==> job 1581: inputs <==
Design Hq2x, start of the top module:
module Hq2x #(parameter LENGTH = 16, parameter HALF_DEPTH = 1, parameter DWIDTH = HALF_DEPTH ? 11 : 23)
(
	input             clk,
	input             ce_in,
	input  [DWIDTH:0] inputpixel,
	input             mono,
	input             disable_hq2x,
	input             reset_frame,
	input             reset_line,
	input             ce_out,
	input       [1:0] read_y,
	input             hblank,
	output [DWIDTH:0] outpixel
);
localparam AWIDTH = $clog2(LENGTH)-1;
localparam DWIDTH1 = DWIDTH+1;
function [5:0] hq_table;
	input [7:0] idx;
begin
	case (idx)
		8'd0: hq_table = 6'd19;
		8'd1: hq_table = 6'd19;
		8'd2: hq_table = 6'd26;
		8'd3: hq_table = 6'd11;
		8'd4: hq_table = 6'd19;
		8'd5: hq_table = 6'd19;
		8'd6: hq_table = 6'd26;
		8'd7: hq_table = 6'd11;
		8'd8: hq_table = 6'd23;
		8'd9: hq_table = 6'd15;
		8'd10: hq_table = 6'd47;
		8'd11: hq_table = 6'd35;
		8'd12: hq_table = 6'd23;
		8'd13: hq_table = 6'd15;
		8'd14: hq_table = 6'd55;
		8'd15: hq_table = 6'd39;
		8'd16: hq_table = 6'd19;
		8'd17: hq_table = 6'd19;
  ...
Settings: LEC_CHECK=0, CAP_MARGIN=20, CELL_PAD_IN_SITES_DETAIL_PLACEMENT=2, CELL_PAD_IN_SITES_GLOBAL_PLACEMENT=2, CORE_MARGIN=2, CORE_UTILIZATION=24, CTS_CLUSTER_DIAMETER=62, MAX_ROUTING_LAYER=met4, MIN_ROUTING_LAYER=met2, SETUP_SLACK_MARGIN=1.64, SLEW_MARGIN=20, TNS_END_PERCENT=10; clock period 8.0 ns.
run.sh (not shown) runs the stock make flow with config.mk's settings and CLKGATE_MAP_FILE=.
==> job 7516: changes against job 1581 <==
==> flow/config.mk (replaced) <==
export PLATFORM = sky130hd
export DESIGN_NAME = Hq2x
export DESIGN_NICKNAME = Hq2x
export VERILOG_FILES = /design/flow/design.v
export SDC_FILE = /design/flow/constraint.sdc
export NUM_CORES = 4
export LEC_CHECK = 0
export ABC_AREA = 1
export CAP_MARGIN = 40
export CORE_MARGIN = 2
export CORE_UTILIZATION = 72
export CTS_CLUSTER_SIZE = 89
export PLACE_DENSITY = 0.6
export SETUP_SLACK_MARGIN = 1.03
export SLEW_MARGIN = 20
==> flow/constraint.sdc (replaced) <==
create_clock -name core_clock -period 4.01 [get_ports {clk}]
set_input_delay 0.8020 -clock core_clock [delete_from_list [all_inputs] [get_ports {clk}]]
set_output_delay 0.8020 -clock core_clock [all_outputs]
set_load 0.01 [all_outputs]
==> Slide: Implementation Results <==
Flow Results at a Glance

Pwr
  • Cell internal power dissipation: 29.5 mW
  • Net Switching: 13.0 mW

Status
  • Run status: timing/DRC/antenna clean

Drt
  • Initial drt markers: 11690

Logic synthesis
  • Floorplan Nets: 7380
  • Share of synthesized area occupied by flip-flops and latches: 0.684
  • Post-synthesis xor/xnor area fraction: 0.0146
  • Largest non-sequential cell family by area: multiplexers

Cells and area
  • Gate Area: 37900 um2

Final timing
  • Maximum clock rate: 160 MHz

Setup path
  • Crit path buffers/inverters: 6
(the above is from job 1581)
==> Slide: Implementation Results <==
Flow Results at a Glance

Status
  • Run status: complete, but fails checks
  • Causes of the layout check failure: setup timing

Pwr
  • Cell internal power dissipation: 60.8 mW
  • Net Switching: 28.6 mW

Final timing
  • Final setup slack of the worst path: -1.55 ns
  • Final setup violation count: 75

Setup path
  • Crit path buffers/inverters: 7
(the above is from job 7516)


==> 02-26 <==
Starting RTL as in the previous note.
==> flow/config.mk <==
export PLATFORM = sky130hd
export DESIGN_NAME = Hq2x
export DESIGN_NICKNAME = Hq2x
export VERILOG_FILES = /design/flow/design.v
export SDC_FILE = /design/flow/constraint.sdc
export NUM_CORES = 4
export LEC_CHECK = 0
export CAP_MARGIN = 20
export CORE_MARGIN = 2
export CORE_UTILIZATION = 72
export PLACE_DENSITY_LB_ADDON = 0.0
export SETUP_SLACK_MARGIN = 1.25
export SLEW_MARGIN = 20
==> flow/constraint.sdc <==
create_clock -name core_clock -period 4.49 [get_ports {clk}]
set_input_delay 0.8980 -clock core_clock [delete_from_list [all_inputs] [get_ports {clk}]]
set_output_delay 0.8980 -clock core_clock [all_outputs]
set_load 0.01 [all_outputs]
==> 10-08: changes against 02-26 <==
--- a/flow/config.mk
+++ b/flow/config.mk
@@ -7,7 +7,6 @@
 export LEC_CHECK = 0
 export CAP_MARGIN = 20
 export CORE_MARGIN = 2
-export CORE_UTILIZATION = 72
-export PLACE_DENSITY_LB_ADDON = 0.0
-export SETUP_SLACK_MARGIN = 1.25
+export CORE_UTILIZATION = 70
+export PLACE_DENSITY = 0.6
 export SLEW_MARGIN = 20
==> flow/constraint.sdc (replaced) <==
create_clock -name core_clock -period 5.4 [get_ports {clk}]
set_input_delay 1.0800 -clock core_clock [delete_from_list [all_inputs] [get_ports {clk}]]
set_output_delay 1.0800 -clock core_clock [all_outputs]
set_load 0.01 [all_outputs]
==> 01-01: changes against 02-26 <==
--- a/flow/config.mk
+++ b/flow/config.mk
@@ -7,7 +7,8 @@
 export LEC_CHECK = 0
 export CAP_MARGIN = 20
 export CORE_MARGIN = 2
-export CORE_UTILIZATION = 72
-export PLACE_DENSITY_LB_ADDON = 0.0
-export SETUP_SLACK_MARGIN = 1.25
+export CORE_UTILIZATION = 45
+export GPL_ROUTABILITY_DRIVEN = 0
+export MAX_ROUTING_LAYER = met4
+export PLACE_DENSITY = 0.6
 export SLEW_MARGIN = 20
==> flow/constraint.sdc (replaced) <==
create_clock -name core_clock -period 8.0 [get_ports {clk}]
set_input_delay 1.6000 -clock core_clock [delete_from_list [all_inputs] [get_ports {clk}]]
set_output_delay 1.6000 -clock core_clock [all_outputs]
set_load 0.01 [all_outputs]
==> 06-23: changes against 02-26 <==
--- a/flow/config.mk
+++ b/flow/config.mk
@@ -7,7 +7,7 @@
 export LEC_CHECK = 0
 export CAP_MARGIN = 20
 export CORE_MARGIN = 2
-export CORE_UTILIZATION = 72
-export PLACE_DENSITY_LB_ADDON = 0.0
-export SETUP_SLACK_MARGIN = 1.25
+export CORE_UTILIZATION = 40
+export CTS_CLUSTER_DIAMETER = 137
+export SETUP_SLACK_MARGIN = 1.64
 export SLEW_MARGIN = 20
==> flow/constraint.sdc (replaced) <==
create_clock -name core_clock -period 8.0 [get_ports {clk}]
set_input_delay 1.6000 -clock core_clock [delete_from_list [all_inputs] [get_ports {clk}]]
set_output_delay 1.6000 -clock core_clock [all_outputs]
set_load 0.01 [all_outputs]
==> comparison <==
06-23 completed with no timing, DRC or antenna violations. 01-01 finished clean. 02-26 finished but fails on setup timing. 10-08 finished with setup timing left.
Via count, highest first: 02-26, 10-08, 06-23, 01-01.
In 06-23 the non-clock buffer count is lower than in 10-08, by 492.
Synthesized area is the same in 06-23 and 02-26.
In 10-08 the clock power is higher than in 06-23, by 44%.
Against 01-01, the critical path depth of 10-08 is higher by 6.
Synthesized cell count is the same in 06-23 and 01-01.
The lowest register-to-register slack belongs to 02-26, the highest to 06-23.
==> figures <==
Final standard cell area without fillers: 02-26 144000 um2; 01-01 137000 um2; 06-23 139000 um2; 10-08 142000 um2
Area enclosed by the die boundary: 02-26 173000 um2; 01-01 275000 um2; 06-23 309000 um2; 10-08 177000 um2
Number of tap cells inserted: 02-26 2218; 01-01 3570; 06-23 3978; 10-08 2325
Leakage power total: 02-26 50.7 nW; 01-01 46.8 nW; 06-23 47.1 nW; 10-08 49.7 nW
Net switching power: 02-26 24.4 mW; 01-01 11.0 mW; 06-23 11.4 mW; 10-08 18.4 mW
Multi-input combinational area share: 02-26 27.4%; 01-01 26.7%; 06-23 26.9%; 10-08 27.4%
Peak supply drop: 02-26 2.01 mV; 01-01 0.243 mV; 06-23 0.240 mV; 10-08 1.35 mV
Slowest stage cell on the critical path: 02-26 or4b_4; 01-01 and3_1; 06-23 or4b_4; 10-08 or4b_4
First-iteration detailed-routing DRC count: 02-26 14.1k; 01-01 6464; 06-23 6520; 10-08 10.7k
Ratio of layout area to synthesized area: 02-26 1.178x; 01-01 1.125x; 06-23 1.139x; 10-08 1.166x
Filler cell count in the final layout: 02-26 6740; 01-01 21.8k; 06-23 25.4k; 10-08 8100
Power Total: 02-26 78.6 mW; 01-01 39.5 mW; 06-23 40.1 mW; 10-08 63.3 mW
Number of buffers inserted to repair setup after CTS: 02-26 57; 01-01 0; 06-23 34; 10-08 65
Via count of the first global-routing pass: 02-26 74.8k; 01-01 63.6k; 06-23 63.2k; 10-08 71.1k
Status: 02-26 finished with violations; 01-01 complete, no violations; 06-23 complete, no violations; 10-08 finished with violations
Reasons for failing layout checks: 02-26 setup timing; 01-01 -; 06-23 -; 10-08 setup timing
Power is estimated from default activity; no workload was simulated.
